// microprocessor
module microprocessor #(parameter N = 8, ROM_addressBits = 6, RF_addressBits = 3) (
  input  logic                           clk             ,
  input  logic                           rst_n           ,
  input  logic [ 3+2*(RF_addressBits):0] ROM_data        ,
  input  logic [                  N-1:0] SRAM_data       ,
  output logic                           overflowPC      ,
  output logic                           ROM_readEnable  ,
  output logic                           SRAM_readEnable ,
  output logic                           SRAM_writeEnable,
  output logic [    ROM_addressBits-1:0] ROM_address     ,
  output logic [(2**RF_addressBits)-1:0] SRAM_address    ,
  output logic [                  N-1:0] SRAM_data_in
);
make LEC_CHECK=0 ABC_AREA=1 CAP_MARGIN=20 CORE_MARGIN=2 CORE_UTILIZATION=72 CTS_CLUSTER_DIAMETER=234 CTS_CLUSTER_SIZE=99 SLEW_MARGIN=20 finish   # period 4.88 ns
run.sh (not shown) runs the stock make flow with config.mk's settings and CLKGATE_MAP_FILE=.
Rerun with:
--- a/flow/config.mk
+++ b/flow/config.mk
@@ -10,5 +10,5 @@
 export CORE_MARGIN = 2
 export CORE_UTILIZATION = 72
-export CTS_CLUSTER_DIAMETER = 234
-export CTS_CLUSTER_SIZE = 99
+export PLACE_DENSITY = 0.65
+export SETUP_SLACK_MARGIN = -0.13
 export SLEW_MARGIN = 20
==> flow/constraint.sdc (replaced) <==
create_clock -name core_clock -period 4.3 [get_ports {clk}]
set_input_delay 0.8600 -clock core_clock [delete_from_list [all_inputs] [get_ports {clk}]]
set_output_delay 0.8600 -clock core_clock [all_outputs]
set_load 0.01 [all_outputs]
Result: The new run stopped in global routing (GRT-0232). Synthesized area stays the same. Die area does not change. Synthesized cell count stays the same.
Rerun with:
--- a/flow/config.mk
+++ b/flow/config.mk
@@ -6,9 +6,6 @@
 export NUM_CORES = 4
 export LEC_CHECK = 0
-export ABC_AREA = 1
 export CAP_MARGIN = 20
 export CORE_MARGIN = 2
-export CORE_UTILIZATION = 72
-export PLACE_DENSITY = 0.65
-export SETUP_SLACK_MARGIN = -0.13
+export CORE_UTILIZATION = 63
 export SLEW_MARGIN = 20
==> flow/constraint.sdc (replaced) <==
create_clock -name core_clock -period 6.16 [get_ports {clk}]
set_input_delay 1.2320 -clock core_clock [delete_from_list [all_inputs] [get_ports {clk}]]
set_output_delay 1.2320 -clock core_clock [all_outputs]
set_load 0.01 [all_outputs]
The changed run finished with timing, DRC and antenna clean.
Synthesized cell count came out lower by 8.2%.
Die area is higher by 16%.
Area after synthesis is higher by 2.0%.

========
## P
Starting RTL as in the previous note.
==> flow/config.mk <==
export PLATFORM = sky130hd
export DESIGN_NAME = microprocessor
export DESIGN_NICKNAME = microprocessor
export VERILOG_FILES = /design/flow/design.v
export SDC_FILE = /design/flow/constraint.sdc
export NUM_CORES = 4
export LEC_CHECK = 0
export ABC_AREA = 1
export CAP_MARGIN = 20
export CORE_ASPECT_RATIO = 0.5
export CORE_MARGIN = 2
export CORE_UTILIZATION = 62
export CTS_CLUSTER_DIAMETER = 234
export CTS_CLUSTER_SIZE = 99
export SLEW_MARGIN = 20
==> flow/constraint.sdc <==
create_clock -name core_clock -period 3.25 [get_ports {clk}]
set_input_delay 0.6500 -clock core_clock [delete_from_list [all_inputs] [get_ports {clk}]]
set_output_delay 0.6500 -clock core_clock [all_outputs]
set_load 0.01 [all_outputs]
P: it failed with a tool error in global routing, so there are no final results.
## Diff of input files: Q against P
# P
export LEC_CHECK = 0
export ABC_AREA = 1
export CAP_MARGIN = 20
export CORE_ASPECT_RATIO = 0.5
export CORE_MARGIN = 2
export CORE_UTILIZATION = 62
export CTS_CLUSTER_DIAMETER = 234
export CTS_CLUSTER_SIZE = 99
export SLEW_MARGIN = 20
create_clock -name core_clock -period 3.25 [get_ports {clk}]
# Q
export LEC_CHECK = 0
export CAP_MARGIN = 20
export CORE_MARGIN = 2
export CORE_UTILIZATION = 51
export CTS_CLUSTER_DIAMETER = 252
export CTS_CLUSTER_SIZE = 99
export SLEW_MARGIN = 20
create_clock -name core_clock -period 3.17 [get_ports {clk}]
--- outcome ---
- Status Q: flow complete, layout not clean - setup timing
- P has a lower area fraction in xor and xnor cells than Q.
- Going from P to Q, summed instance area of the synthesized netlist grows by 2.0%.
- Q vs P, global placement routability congestion went down by 3.4%.
- Floorplan check, Q vs P: die outline larger in Q
For R, these inputs were changed with respect to Q:
# Q
export LEC_CHECK = 0
export CAP_MARGIN = 20
export CORE_MARGIN = 2
export CORE_UTILIZATION = 51
export CTS_CLUSTER_DIAMETER = 252
export CTS_CLUSTER_SIZE = 99
export SLEW_MARGIN = 20
create_clock -name core_clock -period 3.17 [get_ports {clk}]
# R
export LEC_CHECK = 0
export CAP_MARGIN = 20
export CORE_MARGIN = 2
export CORE_UTILIZATION = 40
export SLEW_MARGIN = 20
create_clock -name core_clock -period 6.0 [get_ports {clk}]
### Flow results
- A type of the tightest min-delay check of flop to flop is what R shows, while input pin to async pin belongs to Q.
- Cell with the largest stage delay on the worst path = sky130_fd_sc_hd__clkdlybuf4s50_1: R; cell with the largest stage delay on the worst path = sky130_fd_sc_hd__or4_1: Q
- input pin to flop as the kind of critical path was reported by Q, and input pin to output pin by R.
- Compared with Q, R shows a overall power that is about 55% lower.
- Summary of R over Q: post-route clock period utilization saw a decrease; non-clock buffer count in the final layout saw a decrease; met1 routing resource usage after global routing went down 13 points.
- Taking R as 1.0, Q lands at 0.800 on inserted tap cell count.
- No stage failed in R, and the final checks on the layout all came back clean.
> inputs changed (R -> S)
# R
export LEC_CHECK = 0
export CAP_MARGIN = 20
export CORE_MARGIN = 2
export CORE_UTILIZATION = 40
export SLEW_MARGIN = 20
create_clock -name core_clock -period 6.0 [get_ports {clk}]
# S
export LEC_CHECK = 0
export CAP_MARGIN = 0
export CELL_PAD_IN_SITES_DETAIL_PLACEMENT = 2
export CELL_PAD_IN_SITES_GLOBAL_PLACEMENT = 2
export CORE_ASPECT_RATIO = 0.8
export CORE_MARGIN = 7
export CORE_UTILIZATION = 40
export CTS_CLUSTER_DIAMETER = 31
export CTS_CLUSTER_SIZE = 97
export GPL_TIMING_DRIVEN = 0
export HOLD_SLACK_MARGIN = 0.24
export SETUP_SLACK_MARGIN = 0.8
export SLEW_MARGIN = 20
create_clock -name core_clock -period 6.0 [get_ports {clk}]
## What came out
S against R: setup slack after layout went up by 360 ps; post-layout instance area has increased; standby leakage power shows an increase of about 0.8%; sum of internal, switching and leakage power has increased. Clock latency on the worst-skew pair: R vs S, no meaningful difference. Compared with R, in S transition at the pin with the smallest max-transition slack shows an increase of 32 ps; post-CTS setup buffer count shows an increase of 18; shortest clock period the worst path allows after layout shows a reduction of 360 ps; part of the power in the clock network shows a reduction of 1.1 points; setup slack after placement shows a reduction of 900 ps. STATUS first-iteration DRC count: S loses against R.
The following lists how T was set up differently from S:
# S
export LEC_CHECK = 0
export CAP_MARGIN = 0
export CELL_PAD_IN_SITES_DETAIL_PLACEMENT = 2
export CELL_PAD_IN_SITES_GLOBAL_PLACEMENT = 2
export CORE_ASPECT_RATIO = 0.8
export CORE_MARGIN = 7
export CORE_UTILIZATION = 40
export CTS_CLUSTER_DIAMETER = 31
export CTS_CLUSTER_SIZE = 97
export GPL_TIMING_DRIVEN = 0
export HOLD_SLACK_MARGIN = 0.24
export SETUP_SLACK_MARGIN = 0.8
export SLEW_MARGIN = 20
create_clock -name core_clock -period 6.0 [get_ports {clk}]
# T
export LEC_CHECK = 0
export CAP_MARGIN = 35
export CELL_PAD_IN_SITES_DETAIL_PLACEMENT = 1
export CORE_MARGIN = 2
export CORE_UTILIZATION = 40
export CTS_CLUSTER_DIAMETER = 391
export SLEW_MARGIN = 20
create_clock -name core_clock -period 6.0 [get_ports {clk}]
### Flow results
For the DRC marker count from the first detailed-route iteration, T came in 51% lower than S did.
[T vs S] total global routing track utilization: lower in T
Arrival time reported for the critical path endpoint for T: 1130 ps down relative to S
From S to T, max-capacitance violation count did not move at all.
Power is estimated from default activity; no workload was simulated.
